==> inputs of v21 <==
==> flow/design.v <==
`timescale 1ns / 1ps
module iir_filter (
    input wire clk,
    input wire rst,
    input wire signed [15:0] x_in,
    output reg signed [15:0] y_out
);
    localparam signed [39:0] B0 =  3947;
    localparam signed [39:0] B1 = -7894;
    localparam signed [39:0] B2 =  3947;
    localparam signed [39:0] A2 = -7891; 
    localparam signed [39:0] A3 =  3801;
    reg signed [39:0] z1;
    reg signed [39:0] z2;
    wire signed [39:0] x_ext;
    wire signed [39:0] b0_x, b1_x, b2_x;
    wire signed [39:0] a2_y, a3_y;
    wire signed [39:0] y_acc;
    assign x_ext = {{24{x_in[15]}}, x_in};
    assign b0_x = x_ext * B0;
    assign b1_x = x_ext * B1;
    assign b2_x = x_ext * B2;
    assign y_acc = b0_x + z1;
    reg signed [15:0] y_comb;
    wire signed [39:0] y_scaled = y_acc >>> 12; 
    always @(*) begin
        if (y_scaled > 32767)      
            y_comb = 32767;
        else if (y_scaled < -32768) 
            y_comb = -32768;
        else                        
            y_comb = y_scaled[15:0];
    end
    wire signed [39:0] y_comb_ext = {{24{y_comb[15]}}, y_comb};
    assign a2_y = y_comb_ext * A2;
    assign a3_y = y_comb_ext * A3;
    always @(posedge clk) begin
        if (rst) begin
            y_out <= 0;
            z1 <= 0;
            z2 <= 0;
        end else begin
            y_out <= y_comb;
            z1 <= b1_x - a2_y + z2;
            z2 <= b2_x - a3_y;
        end
    end
endmodule
`timescale 1ns / 1ps
module threshold_estimator (
    input wire clk,
    input wire rst,
    input wire signed [15:0] data_in,
    output reg signed [15:0] threshold
);
    reg signed [15:0] abs_data;
    always @(*) begin
        if (data_in == -16'd32768) abs_data = 16'd32767;
        else abs_data = (data_in < 0) ? -data_in : data_in;
    end
    localparam K = 14; 
    reg signed [31:0] accumulator;
    always @(posedge clk) begin
        if (rst) begin
            accumulator <= 0;
            threshold <= 0;
        end else begin
            accumulator <= accumulator - (accumulator >>> K) + abs_data;
            threshold <= -(((accumulator >>> K) * 45) >>> 3);
        end
    end
endmodule
`timescale 1ns / 1ps
module spike_detect (
    input wire clk,
    input wire rst,
    input wire signed [15:0] data_in,
    input wire signed [15:0] threshold,
    output reg spike_out
);
    localparam integer LOCKOUT = 20;
    localparam signed [15:0] SATURATION_NEG = -16'd30000;
    reg [4:0] timer;
    always @(posedge clk) begin
        if (rst) begin
            spike_out <= 0;
            timer <= 0;
        end else begin
            spike_out <= 0;
            if (timer > 0) begin
                timer <= timer - 1;
            end else begin
                if ((data_in < threshold) && (data_in > SATURATION_NEG)) begin
                    spike_out <= 1;
                    timer <= LOCKOUT;
                end
            end
        end
    end
endmodule
`timescale 1ns / 1ps
module velocity_decoder (
    input wire clk,
    input wire rst,
    input wire bin_strobe,  
    input wire signed [15:0] bin_count,  
    output reg signed [15:0] velocity  
);
    localparam signed [15:0] M1 = 16'd3891;  
    localparam signed [15:0] M2 = 16'd819;  
    localparam signed [15:0] MAX_VEL = 16'd20480; 
    localparam signed [15:0] MIN_VEL = -16'd20480;
    reg signed [31:0] term1;  
    reg signed [31:0] term2;  
    reg signed [31:0] sum;  
    always @(posedge clk) begin
        if (rst) begin
            velocity <= 0;
        end else if (bin_strobe) begin
            term1 = velocity * M1; 
            term2 = (bin_count * M2) <<< 12;
            sum = term1 + term2;
            if ((sum >>> 12) > MAX_VEL) 
                velocity <= MAX_VEL;
            else if ((sum >>> 12) < MIN_VEL)
                velocity <= MIN_VEL;
            else
                velocity <= sum >>> 12;
        end
    end
endmodule
`timescale 1ns / 1ps
module neural_pipeline_top (
    input wire clk,
    input wire rst,
    input wire signed [15:0] raw_in,
    output wire signed [15:0] vel_out
);
    wire signed [15:0] filt_out;
    wire spike_pulse_raw;  
    reg spike_pulse_safe;  
    wire signed [15:0] auto_threshold;
    reg [17:0] warmup_cnt; 
    always @(posedge clk) begin
        if (rst) begin
            warmup_cnt <= 0;
            spike_pulse_safe <= 0;
        end else begin
            if (warmup_cnt < 150000) 
                warmup_cnt <= warmup_cnt + 1;
            if (warmup_cnt == 150000) 
                spike_pulse_safe <= spike_pulse_raw;
            else 
                spike_pulse_safe <= 0;
        end
    end
    reg [10:0] bin_timer;
    reg bin_strobe;
    reg signed [15:0] bin_accumulator;
    reg signed [15:0] current_bin_count;
    iir_filter u_filter (
        .clk(clk),
        .rst(rst),
        .x_in(raw_in),
        .y_out(filt_out)
    );
    threshold_estimator u_thresh_gen (
        .clk(clk),
        .rst(rst),
        .data_in(filt_out),
        .threshold(auto_threshold)
    );
    spike_detect u_detect (
        .clk(clk),
        .rst(rst),
        .data_in(filt_out),
        .threshold(auto_threshold), 
        .spike_out(spike_pulse_raw) 
    );
    always @(posedge clk) begin
        if (rst) begin
            bin_timer <= 0;
            bin_accumulator <= 0;
            current_bin_count <= 0;
            bin_strobe <= 0;
        end else begin
            bin_strobe <= 0;
            if (spike_pulse_safe)
                bin_accumulator <= bin_accumulator + 1;
            if (bin_timer == 1499) begin
                bin_timer <= 0;
                current_bin_count <= bin_accumulator;
                bin_accumulator <= 0;
                bin_strobe <= 1;
            end else begin
                bin_timer <= bin_timer + 1;
                bin_strobe <= 0;
            end
        end
    end
    velocity_decoder u_decoder (
        .clk(clk),
        .rst(rst),
        .bin_strobe(bin_strobe),
        .bin_count(current_bin_count),
        .velocity(vel_out)
    );
endmodule
==> flow/run.sh <==
#!/bin/bash
# the make line also repeats each setting of config.mk as NAME=value (left out here)
make -C /OpenROAD-flow-scripts/flow DESIGN_CONFIG=/design/flow/config.mk WORK_HOME=/design/flow/orfs CLKGATE_MAP_FILE= finish
==> flow/config.mk <==
export PLATFORM = sky130hd
export DESIGN_NAME = neural_pipeline_top
export DESIGN_NICKNAME = neural_pipeline_top
export VERILOG_FILES = /design/flow/design.v
export SDC_FILE = /design/flow/constraint.sdc
export NUM_CORES = 4
export LEC_CHECK = 0
export CAP_MARGIN = 20
export CORE_MARGIN = 2
export CORE_UTILIZATION = 40
export SLEW_MARGIN = 20
==> flow/constraint.sdc <==
create_clock -name core_clock -period 20.0 [get_ports {clk}]
set_input_delay 4.0000 -clock core_clock [delete_from_list [all_inputs] [get_ports {clk}]]
set_output_delay 4.0000 -clock core_clock [all_outputs]
set_load 0.01 [all_outputs]
==> v7: changes against v21 <==
ABC_AREA = 1   (was not set)
CORE_UTILIZATION = 72   (was 40)
CTS_CLUSTER_DIAMETER = 202   (was not set)
GPL_ROUTABILITY_DRIVEN = 0   (was not set)
MAX_ROUTING_LAYER = met4   (was not set)
PLACE_DENSITY_LB_ADDON = 0.01   (was not set)
==> flow/constraint.sdc (replaced) <==
create_clock -name core_clock -period 15.9 [get_ports {clk}]
set_input_delay 3.1800 -clock core_clock [delete_from_list [all_inputs] [get_ports {clk}]]
set_output_delay 3.1800 -clock core_clock [all_outputs]
set_load 0.01 [all_outputs]
==> v9: changes against v21 <==
CORE_UTILIZATION = 58   (was 40)
==> flow/constraint.sdc (replaced) <==
create_clock -name core_clock -period 14.9 [get_ports {clk}]
set_input_delay 2.9800 -clock core_clock [delete_from_list [all_inputs] [get_ports {clk}]]
set_output_delay 2.9800 -clock core_clock [all_outputs]
set_load 0.01 [all_outputs]
==> run summary <==
Setup violations, final -> 41
Status -> finished with violations
Failed Checks -> negative setup slack
Routed WL -> 110.3 mm
Setup WS post-layout -> -1.713 ns
CP peak stage delay -> 0.60 ns
RD Place Congestion -> 0.9519
Source of the figures above: v9

==> run summary <==
Chip Area, Yosys -> 40,390 um^2
Status -> timing/DRC/antenna clean
Routed WL -> 100.2 mm
Setup violations, final -> 0
Met2 Routed Length -> 45.50 mm
EDFF count, synth -> 0
Pre-antenna DRT Iters -> 7
DIE HEIGHT -> 321.8 um
CP peak stage delay -> 0.56 ns
Source of the figures above: v21

==> run summary <==
Setup WS post-layout -> -0.3326 ns
I/O Buffers -> 33
EDFF count, synth -> 0
CTS tree -> built
Status -> finished with violations
Setup violations, final -> 19
Mapped Avg Cell Area -> 7.724 um^2
Chip Area, Yosys -> 41,940 um^2
Failed Checks -> negative setup slack
Combinational gate count -> 3,796
Routed WL -> 134.4 mm
Routed len/inst -> 19.68 um
CP peak stage delay -> 0.56 ns
Source of the figures above: v7

